Setup of oak:
==> flow/design.v (excerpt) <==
module mips_core (
	input         clk,
	input         rst,           
	output [31:0] imem_addr,     
	input  [31:0] imem_rdata,    
	output [31:0] dmem_addr,     
	output [31:0] dmem_wdata,    
	output        dmem_we,       
	input  [31:0] dmem_rdata,    
	output        halt           
);
make LEC_CHECK=0 ABC_AREA=1 CAP_MARGIN=30 CELL_PAD_IN_SITES_DETAIL_PLACEMENT=2 CELL_PAD_IN_SITES_GLOBAL_PLACEMENT=0 CORE_ASPECT_RATIO=0.96 CORE_MARGIN=2 CORE_UTILIZATION=70 CTS_CLUSTER_DIAMETER=33 GPL_TIMING_DRIVEN=0 MIN_ROUTING_LAYER=met2 SLEW_MARGIN=20 finish   # period 13.3 ns
run.sh (not shown) runs the stock make flow with config.mk's settings and CLKGATE_MAP_FILE=.
The log for oak ends in detailed placement with error DPL-0033, so the run never completed.
The following lists how pine was set up differently from oak:
Settings: MIN_ROUTING_LAYER: met2 -> unset; CORE_ASPECT_RATIO: 0.96 -> unset; CORE_UTILIZATION: 70 -> 40; CELL_PAD_IN_SITES_GLOBAL_PLACEMENT: 0 -> unset; GPL_TIMING_DRIVEN: 0 -> unset; ABC_AREA: 1 -> unset; CTS_CLUSTER_DIAMETER: 33 -> unset; CAP_MARGIN: 30 -> 20; CELL_PAD_IN_SITES_DETAIL_PLACEMENT: 2 -> unset; the clock period (ns, I/O delays scaled along): 13.3 -> 7.1.
pine has completed all stages; timing, DRC and antenna checks passed.
On pine: fraction of the mapped netlist area in compound gates is 12 points lower than what oak gave.
What pine reported for number of rows created at floorplan has to be multiplied by 0.75 to get the figure for oak.
Between pine and oak, it is pine whose width of the die is higher, by 27%.
Measured against each other, oak and pine differ in die size, the lower figure coming from oak.
Compare oak and pine | basic-gate share of the synthesized area counting and, or, nand and nor cells higher: oak
multiplexers as the dominant non-sequential cell family after synthesis was reported by pine, and AND-OR/OR-AND gates by oak.
Relative to oak, share of the yosys chip area belonging to registers increased by 1.7 points in pine.
Synthesized cell count went down by more than a quarter going from oak to pine.
Re per-instance average area after synthesis: pine is about 65% up on oak.
Here is what was changed in the inputs of birch compared with pine.
Settings: changing CORE_UTILIZATION from 40 to 66; changing SLEW_MARGIN from 20 to 35; changing the clock period (ns, I/O delays scaled along) from 7.1 to 6.51.
## What came out
Required time at the endpoint of the critical path (higher): pine. birch vs. pine: wire length went up; cell count went down; maximum clock frequency went down; core occupancy in the finished layout went up. Power in sequential cells in birch is about 10% above pine. Reported leakage power ended up about 3.4% higher on birch than on pine. [flow] birch | stages: complete | final checks: fail | reason: setup timing.

---

Starting RTL as in the previous note.
export LEC_CHECK = 0
export ABC_AREA = 1
export CAP_MARGIN = 10
export CELL_PAD_IN_SITES_DETAIL_PLACEMENT = 2
export CELL_PAD_IN_SITES_GLOBAL_PLACEMENT = 2
export CORE_ASPECT_RATIO = 1.64
export CORE_MARGIN = 10
export CORE_UTILIZATION = 72
export CTS_CLUSTER_DIAMETER = 311
export CTS_CLUSTER_SIZE = 34
export GPL_ROUTABILITY_DRIVEN = 0
export GPL_TIMING_DRIVEN = 1
export HOLD_SLACK_MARGIN = -0.01
export PLACE_DENSITY_LB_ADDON = 0.15
export SLEW_MARGIN = 35
create_clock -name core_clock -period 15.8 [get_ports {clk}]
The baseline ended with an error in global placement without I/O (3_1_place_gp_skip_io).
Then changed:
ABC_AREA = not set   (was 1)
CAP_MARGIN = 20   (was 10)
CELL_PAD_IN_SITES_DETAIL_PLACEMENT = not set   (was 2)
CELL_PAD_IN_SITES_GLOBAL_PLACEMENT = not set   (was 2)
CORE_ASPECT_RATIO = not set   (was 1.64)
CORE_MARGIN = 2   (was 10)
CORE_UTILIZATION = 58   (was 72)
CTS_CLUSTER_DIAMETER = not set   (was 311)
CTS_CLUSTER_SIZE = not set   (was 34)
GPL_ROUTABILITY_DRIVEN = not set   (was 0)
GPL_TIMING_DRIVEN = not set   (was 1)
HOLD_SLACK_MARGIN = not set   (was -0.01)
PLACE_DENSITY_LB_ADDON = not set   (was 0.15)
SLEW_MARGIN = 20   (was 35)
clock period = 5.06 ns   (was 15.8 ns; I/O delays follow)
With this change the flow produced a layout that fails on setup timing. Synthesized area came out lower by a few percent. Die area rose by a little under a tenth. Synthesized cell count falls by well over a third.
Then changed:
CORE_UTILIZATION = 29   (was 58)
clock period = 13.4 ns   (was 5.06 ns; I/O delays follow)
This time the run finished with timing, DRC and antenna clean.
Wire length fell by 2.5%.
Sequential share of layout area rose by 3.2 points.
Maximum frequency fell by 24%.

---

## JK
Starting RTL as in the previous note.
clock: 5.53 ns
lec_check: 0
abc_area: 0
cap_margin: 20
cell_pad_in_sites_detail_placement: 0
core_margin: 2
core_utilization: 66
cts_cluster_size: 46
slew_margin: 35
JK did not run to completion, as it errored out during 4_1_cts.
### JK -> MS
# JK
export LEC_CHECK = 0
export ABC_AREA = 0
export CAP_MARGIN = 20
export CELL_PAD_IN_SITES_DETAIL_PLACEMENT = 0
export CORE_MARGIN = 2
export CORE_UTILIZATION = 66
export CTS_CLUSTER_SIZE = 46
export SLEW_MARGIN = 35
create_clock -name core_clock -period 5.53 [get_ports {clk}]
# MS
export LEC_CHECK = 0
export CAP_MARGIN = 20
export CORE_MARGIN = 2
export CORE_UTILIZATION = 65
export SLEW_MARGIN = 20
create_clock -name core_clock -period 10.5 [get_ports {clk}]
==> results <==
Reported for MS and JK, area reported by Yosys stat turned out identical to the last digit. The remaining runs in JK and MS completed every stage, whereas JK halted early. Tool error DPL-0033 stopped JK during 4_1_cts; no final results. Between JK and MS, the flow reports placed instance count decreasing by a little under 10%. Gate count of the mapped netlist came out exactly the same in MS and JK. [MS vs JK] total half-perimeter wirelength after legalization and detailed placement: lower in MS. The area inside the core boundary in MS sits 0.0016 mm² above the value recorded for JK. In MS, die area is higher than in JK. MS vs JK, number of placement rows went up by 1. Register bit total from synthesis: JK vs MS identical. Instance area at placement (MS / JK): 0.926.
## Diff of input files: AL against MS
# MS
export LEC_CHECK = 0
export CAP_MARGIN = 20
export CORE_MARGIN = 2
export CORE_UTILIZATION = 65
export SLEW_MARGIN = 20
create_clock -name core_clock -period 10.5 [get_ports {clk}]
# AL
export LEC_CHECK = 0
export CAP_MARGIN = 20
export CORE_MARGIN = 2
export CORE_UTILIZATION = 72
export CTS_CLUSTER_DIAMETER = 392
export PLACE_DENSITY = 0.41
export SLEW_MARGIN = 20
export TNS_END_PERCENT = 10
create_clock -name core_clock -period 7.2 [get_ports {clk}]
--- outcome ---
Status: AL FAILED at 5_1_grt (tool error). Per the comparison of AL with MS, maximum level of the CTS H-tree ~0 delta; die size lower; horizontal die dimension decreased 4.9%; clock sink count neither gained nor lost much. Compared with MS, in AL total placed cells including tap cells ~0 delta, number of buffers added for setup after CTS now larger. Looking only at placed wire-length estimate, and setting everything else aside, the higher value of AL and MS goes to AL. The run showing the smaller count of cells resized by post-cts repair is MS. | placeable core region | AL vs MS | 9.7% lower |. AL vs. MS: height of the die dropped 16 µm; number of cell rows went down 6.
Input changes introduced in TR (baseline for comparison: AL):
# AL
export LEC_CHECK = 0
export CAP_MARGIN = 20
export CORE_MARGIN = 2
export CORE_UTILIZATION = 72
export CTS_CLUSTER_DIAMETER = 392
export PLACE_DENSITY = 0.41
export SLEW_MARGIN = 20
export TNS_END_PERCENT = 10
create_clock -name core_clock -period 7.2 [get_ports {clk}]
# TR
export LEC_CHECK = 0
export ABC_AREA = 1
export CAP_MARGIN = 20
export CORE_MARGIN = 2
export CORE_UTILIZATION = 62
export CTS_CLUSTER_SIZE = 100
export SLEW_MARGIN = 20
create_clock -name core_clock -period 5.06 [get_ports {clk}]
[summary]
- The flow ran to completion for all of AL and TR but AL, which stopped partway.
- Of AL and TR, the run reporting the lower post-synthesis cell count was AL.
- And-or/or-and share of the synthesized area came out higher on TR than on AL.
- Post-synth area from yosys stat grows by a few percent when moving from AL to TR.
- The cell row count reported for TR is greater than that of AL by about 10%.
- Final weighted congestion in routability-driven placement is higher on AL
- Summary: with AL as the reference, number of buffers added by the clock tree synthesis step in TR moved up slightly.
- TR: final HPWL from detailed placement is about 1.1% lower than what AL reported.
- TR against AL: post-synthesis instance area shows an increase of 0.0021 mm², share of the yosys chip area belonging to registers shows a reduction of 1.7 points, placed instance count shows an increase of 3,409.
- On area of the core, the lower figure sits with AL, not TR.
diff inputs: TR => PW
# TR
export LEC_CHECK = 0
export ABC_AREA = 1
export CAP_MARGIN = 20
export CORE_MARGIN = 2
export CORE_UTILIZATION = 62
export CTS_CLUSTER_SIZE = 100
export SLEW_MARGIN = 20
create_clock -name core_clock -period 5.06 [get_ports {clk}]
# PW
export LEC_CHECK = 0
export ABC_AREA = 0
export CAP_MARGIN = 20
export CELL_PAD_IN_SITES_DETAIL_PLACEMENT = 0
export CORE_MARGIN = 3
export CORE_UTILIZATION = 64
export CTS_CLUSTER_SIZE = 15
export HOLD_SLACK_MARGIN = 0.27
export PLACE_DENSITY_LB_ADDON = 0.08
export SETUP_SLACK_MARGIN = 1.46
export SLEW_MARGIN = 35
create_clock -name core_clock -period 5.06 [get_ports {clk}]
Findings:
- The flow ran to completion for all of TR and PW but PW, which stopped partway.
- As the logs show, PW stopped at 5_1_grt after a tool error, so it never reached the end of the flow.
- The final report for TR shows a completed flow and a layout that fails verification, specifically negative setup slack.
- PW ends up with a area of the mapped netlist that is about 3% lower than in TR.
- The quantity of gates resized following cts in TR is 0.902 times that in PW.
- Of PW and TR, it is PW that has the higher count of distinct cell types in the synthesized netlist.
- For number of standard cells reported by yosys, dividing the value from TR by the value from PW gives 1.7.

---

== amber ==
mips_core again, from the RTL that the note above started with.
Settings: LEC_CHECK=0, CAP_MARGIN=20, CORE_MARGIN=6, CORE_UTILIZATION=40, MIN_ROUTING_LAYER=met2, SLEW_MARGIN=20; clock period 10.0 ns.
Inputs modified between amber and fjord:
# amber
export LEC_CHECK = 0
export CAP_MARGIN = 20
export CORE_MARGIN = 6
export CORE_UTILIZATION = 40
export MIN_ROUTING_LAYER = met2
export SLEW_MARGIN = 20
create_clock -name core_clock -period 10.0 [get_ports {clk}]
# fjord
export LEC_CHECK = 0
export ABC_AREA = 1
export CAP_MARGIN = 20
export CELL_PAD_IN_SITES_GLOBAL_PLACEMENT = 2
export CORE_ASPECT_RATIO = 1.25
export CORE_MARGIN = 6
export CORE_UTILIZATION = 40
export GPL_TIMING_DRIVEN = 0
export MAX_ROUTING_LAYER = met4
export SLEW_MARGIN = 20
create_clock -name core_clock -period 10.0 [get_ports {clk}]
Findings:
Of amber and fjord, the higher layout-stage area growth over the synthesis result belongs to fjord. Final setup slack of the worst path delta (fjord − amber): favourable. Compared with amber, fjord shows a higher DRC violation total after the first TritonRoute iteration.
Here is what was changed in the inputs of onyx compared with fjord.
# fjord
export LEC_CHECK = 0
export ABC_AREA = 1
export CAP_MARGIN = 20
export CELL_PAD_IN_SITES_GLOBAL_PLACEMENT = 2
export CORE_ASPECT_RATIO = 1.25
export CORE_MARGIN = 6
export CORE_UTILIZATION = 40
export GPL_TIMING_DRIVEN = 0
export MAX_ROUTING_LAYER = met4
export SLEW_MARGIN = 20
create_clock -name core_clock -period 10.0 [get_ports {clk}]
# onyx
export LEC_CHECK = 0
export CAP_MARGIN = 20
export CORE_MARGIN = 2
export CORE_UTILIZATION = 40
export SLEW_MARGIN = 20
create_clock -name core_clock -period 9.11 [get_ports {clk}]
==> comparison <==
- Average cell area after synthesis for onyx: 65% up relative to fjord
- For onyx, the slowest cell on the critical path was o31ai_1, unlike fjord, where it was o21ai_0.
- Taking fjord as the reference, in onyx TritonCTS buffer count decreased by 1.3% relative to the old numbers; sum of internal, switching and leakage power increased by about 7% relative to the old numbers; switching power of the nets decreased by 8.9% relative to the old numbers; starting density of the core decreased by 0.18 points relative to the old numbers.
- [onyx] core box area fell 2.5% relative to fjord
- No stage failed in onyx, and the final checks on the layout all came back clean.
- Looking at the reports, fjord completed the entire flow and the layout it produced met the timing, DRC and antenna checks.
- Comparing global placement routability congestion for fjord and onyx, the bigger number came from fjord.
- Per the comparison of onyx with fjord, critical path depth went down 7; number of multi-input logic gates fell about 50%; static leakage now smaller.
Power is estimated from default activity; no workload was simulated.
